==> job 1064 <==
==> flow/design.v <==
module half_addr(
    input a,
    input b,
    output sum,
    output carry  
);
assign sum = a ^ b;
assign carry = a & b;
endmodule
module full_addr(
    input a,
    input b,
    input cin,  
    output sum,
    output carry  
);
assign sum = a ^ b ^ cin;
assign carry = (a & b) | (cin & (a ^ b));
endmodule
module i4_addr(
    input  [3:0] a,           
    input  [3:0] b,           
    input        cin,         
    input        valid_in,    
    output [3:0] sum,         
    output       group_g,     
    output       group_p,     
    output       ready_out    
);
wire [3:0] g, p;
assign g = a & b;           
assign p = a | b;           
wire c1, c2, c3;
assign c1 = g[0] | (p[0] & cin);
assign c2 = g[1] | (p[1] & g[0]) | (p[1] & p[0] & cin);
assign c3 = g[2] | (p[2] & g[1]) | (p[2] & p[1] & g[0]) | (p[2] & p[1] & p[0] & cin);
assign group_g = g[3] | (p[3] & g[2]) | (p[3] & p[2] & g[1]) | (p[3] & p[2] & p[1] & g[0]);
assign group_p = p[3] & p[2] & p[1] & p[0];
assign sum[0] = a[0] ^ b[0] ^ cin;
assign sum[1] = a[1] ^ b[1] ^ c1;
assign sum[2] = a[2] ^ b[2] ^ c2;
assign sum[3] = a[3] ^ b[3] ^ c3;
reg ready_out_reg;
always @(*) begin
    if (valid_in) begin
        ready_out_reg = 1'b1;
    end else begin
        ready_out_reg = 1'b0;
    end
end
assign ready_out = ready_out_reg;
endmodule
module i8_addr(
    input  [7:0] a,           
    input  [7:0] b,           
    input        cin,         
    input        valid_in,    
    output [7:0] sum,         
    output       group_g,     
    output       group_p,     
    output       ready_out    
);
wire [3:0] a_low  = a[3:0];
wire [3:0] a_high = a[7:4];
wire [3:0] b_low  = b[3:0];
wire [3:0] b_high = b[7:4];
wire c4;                
wire g_low, p_low;      
wire g_high, p_high;    
wire ready_low, ready_high;
i4_addr cla_low(
    .a(a_low), .b(b_low), .cin(cin), .valid_in(valid_in),
    .sum(sum[3:0]), .group_g(g_low), .group_p(p_low), .ready_out(ready_low)
);
i4_addr cla_high(
    .a(a_high), .b(b_high), .cin(c4), .valid_in(valid_in),
    .sum(sum[7:4]), .group_g(g_high), .group_p(p_high), .ready_out(ready_high)
);
assign c4 = g_low | (p_low & cin);
assign group_g = g_high | (p_high & g_low);
assign group_p = p_high & p_low;
assign ready_out = ready_low & ready_high;
endmodule
module i16_add(
    input  [15:0] a,          
    input  [15:0] b,          
    input        valid_in,    
    output [15:0] sum,        
    output       carry_out,   
    output       ready_out    
);
wire [7:0] a_low  = a[7:0];   
wire [7:0] a_high = a[15:8];  
wire [7:0] b_low  = b[7:0];
wire [7:0] b_high = b[15:8];
wire c0, c8;                
wire g_low, p_low;          
wire g_high, p_high;        
wire ready_low, ready_high; 
assign c0 = 1'b0;           
i8_addr cla_low_8bit(
    .a(a_low), .b(b_low), .cin(c0), .valid_in(valid_in),
    .sum(sum[7:0]), .group_g(g_low), .group_p(p_low), .ready_out(ready_low)
);
i8_addr cla_high_8bit(
    .a(a_high), .b(b_high), .cin(c8), .valid_in(valid_in),
    .sum(sum[15:8]), .group_g(g_high), .group_p(p_high), .ready_out(ready_high)
);
assign c8 = g_low | (p_low & c0);                   
assign carry_out = g_high | (p_high & g_low) | (p_high & p_low & c0);  
assign ready_out = ready_low & ready_high;
endmodule
module i16_sub(
    input  [15:0] a,          
    input  [15:0] b,          
    input        valid_in,    
    output [15:0] diff,       
    output       borrow_out,  
    output       ready_out    
);
wire [15:0] b_neg = ~b;  
wire [7:0] a_low  = a[7:0];
wire [7:0] a_high = a[15:8];
wire [7:0] b_low  = b_neg[7:0];
wire [7:0] b_high = b_neg[15:8];
wire c0, c8;               
wire g_low, p_low;         
wire g_high, p_high;       
wire ready_low, ready_high;
wire carry_result;
assign c0 = 1'b1;           
i8_addr cla_low_8bit(
    .a(a_low), .b(b_low), .cin(c0), .valid_in(valid_in),
    .sum(diff[7:0]), .group_g(g_low), .group_p(p_low), .ready_out(ready_low)
);
i8_addr cla_high_8bit(
    .a(a_high), .b(b_high), .cin(c8), .valid_in(valid_in),
    .sum(diff[15:8]), .group_g(g_high), .group_p(p_high), .ready_out(ready_high)
);
assign c8 = g_low | (p_low & c0);
assign carry_result = g_high | (p_high & g_low) | (p_high & p_low & c0);
assign borrow_out = ~carry_result;
assign ready_out = ready_low & ready_high;
endmodule
module i16_mul(
    input signed [15:0] a,    
    input signed [15:0] b,    
    input        valid_in,
    output signed [15:0] prod,  
    output       ready_out
);
wire sign_a = a[15];
wire sign_b = b[15];
wire sign_res = sign_a ^ sign_b;
wire [15:0] abs_a = sign_a ? (~a + 1'b1) : a;
wire [15:0] abs_b = sign_b ? (~b + 1'b1) : b;
reg [15:0] abs_prod;
integer i;
always @(*) begin
    abs_prod = 16'd0;
    for(i = 0; i < 16; i = i + 1) begin
        if(abs_b[i]) begin
            abs_prod = abs_prod + (abs_a << i);
        end
    end
end
assign prod = sign_res ? (~abs_prod + 1'b1) : abs_prod;
assign ready_out = valid_in;
endmodule
module i16_div(
    input signed [15:0] a,    
    input signed [15:0] b,    
    input        valid_in,
    output signed [15:0] quot,  
    output       ready_out
);
wire sign_a = a[15];
wire sign_b = b[15];
wire sign_res = sign_a ^ sign_b;
wire [15:0] abs_a = sign_a ? (~a + 1'b1) : a;
wire [15:0] abs_b = sign_b ? (~b + 1'b1) : b;
reg [15:0] abs_quot;
reg [31:0] temp_r;  
integer i;
always @(*) begin
    temp_r = 32'd0;
    if (abs_b == 0) begin
        abs_quot = 16'hFFFF;  
    end else begin
        abs_quot = 16'd0;
        temp_r = 32'd0;
        for(i = 15; i >= 0; i = i - 1) begin
            temp_r = temp_r << 1;
            temp_r[0] = abs_a[i];  
            if(temp_r >= {16'd0, abs_b}) begin
                temp_r = temp_r - {16'd0, abs_b};
                abs_quot[i] = 1'b1;
            end
        end
    end
end
assign quot = sign_res ? (~abs_quot + 1'b1) : abs_quot;
assign ready_out = valid_in;
endmodule
module calc(
    input clk,  
    input rst_n,  
    input [7:0] num,
    input [2:0] op,
    input start,
    output reg [15:0] result,
    output reg [15:0] display_val,  
    output [2:0] led_op,  
    output reg stop
);
reg [15:0] local_result;
reg local_stop;
localparam ADD = 3'd6;
localparam SUB = 3'd5;
localparam MUL = 3'd4;
localparam DIV = 3'd1;
localparam ENT = 3'd2;
localparam CLR = 3'd3;
reg [15:0] a, b;
reg [2:0] local_op;
assign led_op = local_op;  
wire [15:0] res_add, res_sub, res_mul, res_div;
i16_add u_add(.a(a), .b(b), .valid_in(1'b1), .sum(res_add), .carry_out(), .ready_out());
i16_sub u_sub(.a(a), .b(b), .valid_in(1'b1), .diff(res_sub), .borrow_out(), .ready_out());
i16_mul u_mul(.a(a), .b(b), .valid_in(1'b1), .prod(res_mul), .ready_out());
i16_div u_div(.a(a), .b(b), .valid_in(1'b1), .quot(res_div), .ready_out());
localparam S_INPUT_A = 2'b00;
localparam S_INPUT_B = 2'b01;
reg [2:0] state;
always @(posedge clk) begin
	if (~rst_n) begin
    	local_stop <= 0;
        a <= 0;
        b <= 0;
        local_result <= 0;
        display_val <= 0;
        local_op <= 0;
        state <= S_INPUT_A;
    end else begin
        if (~start&local_stop) begin
        local_stop <= 0;
        end else if (start&~local_stop) begin
            case (state)
            S_INPUT_A: begin
                if (op == CLR) begin
                    a <= 0; b <= 0; display_val <= 0; local_result <= 0; local_op <= 0;
                end else if (op == ADD || op == SUB || op == MUL || op == DIV) begin
                    local_op <= op;
                    b <= 0;
                    state <= S_INPUT_B;
                end else if (op == 0) begin
                    a <= a * 16'd10 + {8'd0, num};
                    display_val <= a * 16'd10 + {8'd0, num};
                end
            end
            S_INPUT_B: begin
                if (op == CLR) begin
                    a <= 0; b <= 0; display_val <= 0; local_result <= 0; local_op <= 0;
                    state <= S_INPUT_A;
                end else if (op == ENT) begin
                    case (local_op)
                    ADD: begin local_result <= res_add; display_val <= res_add; end
                    SUB: begin local_result <= res_sub; display_val <= res_sub; end
                    DIV: begin local_result <= res_div; display_val <= res_div; end
                    MUL: begin local_result <= res_mul; display_val <= res_mul; end
                    endcase
                    a <= 0;
                    local_op <= 0;  
                    state <= S_INPUT_A;
                end else if (op == 0) begin
                    b <= b * 16'd10 + {8'd0, num};
                    display_val <= b * 16'd10 + {8'd0, num};
                end
            end
            endcase
            local_stop <= 1;
        end
    end
end
always @(posedge clk) begin
    result <= local_result;
    stop <= local_stop;
end
endmodule
==> flow/run.sh <==
#!/bin/bash
# the make line also repeats each setting of config.mk as NAME=value (left out here)
make -C /OpenROAD-flow-scripts/flow DESIGN_CONFIG=/design/flow/config.mk WORK_HOME=/design/flow/orfs CLKGATE_MAP_FILE= finish
==> flow/config.mk <==
export PLATFORM = sky130hd
export DESIGN_NAME = calc
export DESIGN_NICKNAME = calc
export VERILOG_FILES = /design/flow/design.v
export SDC_FILE = /design/flow/constraint.sdc
export NUM_CORES = 4
export LEC_CHECK = 0
export ABC_AREA = 1
export CAP_MARGIN = 15
export CELL_PAD_IN_SITES_GLOBAL_PLACEMENT = 0
export CORE_MARGIN = 2
export CORE_UTILIZATION = 72
export CTS_CLUSTER_DIAMETER = 248
export CTS_CLUSTER_SIZE = 35
export GPL_ROUTABILITY_DRIVEN = 1
export GPL_TIMING_DRIVEN = 1
export HOLD_SLACK_MARGIN = -0.08
export MIN_ROUTING_LAYER = met1
export PLACE_DENSITY = 0.62
export SETUP_SLACK_MARGIN = -1.07
export SLEW_MARGIN = 40
export TNS_END_PERCENT = 10
==> flow/constraint.sdc <==
create_clock -name core_clock -period 35.5 [get_ports {clk}]
set_input_delay 7.1000 -clock core_clock [delete_from_list [all_inputs] [get_ports {clk}]]
set_output_delay 7.1000 -clock core_clock [all_outputs]
set_load 0.01 [all_outputs]
==> job 2429: changes against job 1064 <==
==> flow/config.mk (replaced) <==
export PLATFORM = sky130hd
export DESIGN_NAME = calc
export DESIGN_NICKNAME = calc
export VERILOG_FILES = /design/flow/design.v
export SDC_FILE = /design/flow/constraint.sdc
export NUM_CORES = 4
export LEC_CHECK = 0
export CAP_MARGIN = 20
export CORE_MARGIN = 2
export CORE_UTILIZATION = 70
export CTS_CLUSTER_SIZE = 75
export SETUP_SLACK_MARGIN = 2.61
export SLEW_MARGIN = 20
==> flow/constraint.sdc (replaced) <==
create_clock -name core_clock -period 47.8 [get_ports {clk}]
set_input_delay 9.5600 -clock core_clock [delete_from_list [all_inputs] [get_ports {clk}]]
set_output_delay 9.5600 -clock core_clock [all_outputs]
set_load 0.01 [all_outputs]
==> qor summary <==
| metric | job 1064 | job 2429 |
|---|---|---|
| Outcome | aborted with a tool error | finished with violations |
| Stage where the flow stopped | 4_1_cts | - |
| Layout check failures | - | capacitance limit, slew limit, setup timing |
| Post-synthesis share of cell area spent on and, or, nand and nor gates | 35.55% | 24.64% |
| Synth Seq Share | 5.169% | 5.350% |
| Chip area line of the yosys report | 0.03369 mm2 | 0.03255 mm2 |
| Height of the die | 220.3 um | 219.7 um |
| Dpl hpwl | 104.1 mm | 87.08 mm |
| Mean cell area of the mapped netlist | 6.083 um2 | 7.043 um2 |
| Proportion of synthesized area in mux cells | 0% | 3.540% |
| Summed instance area of the synthesized netlist | 0.03369 mm2 | 0.03255 mm2 |
| Final GP Congestion | 1.063 | 1.067 |
| Floorplan core area | 0.04636 mm2 | 0.04626 mm2 |
| Syn nets | 6075 | 5158 |
| Adder and majority cell fraction of the synthesized area | 20.23% | 20.94% |
| Cell area after placement | 0.04200 mm2 | 0.03554 mm2 |
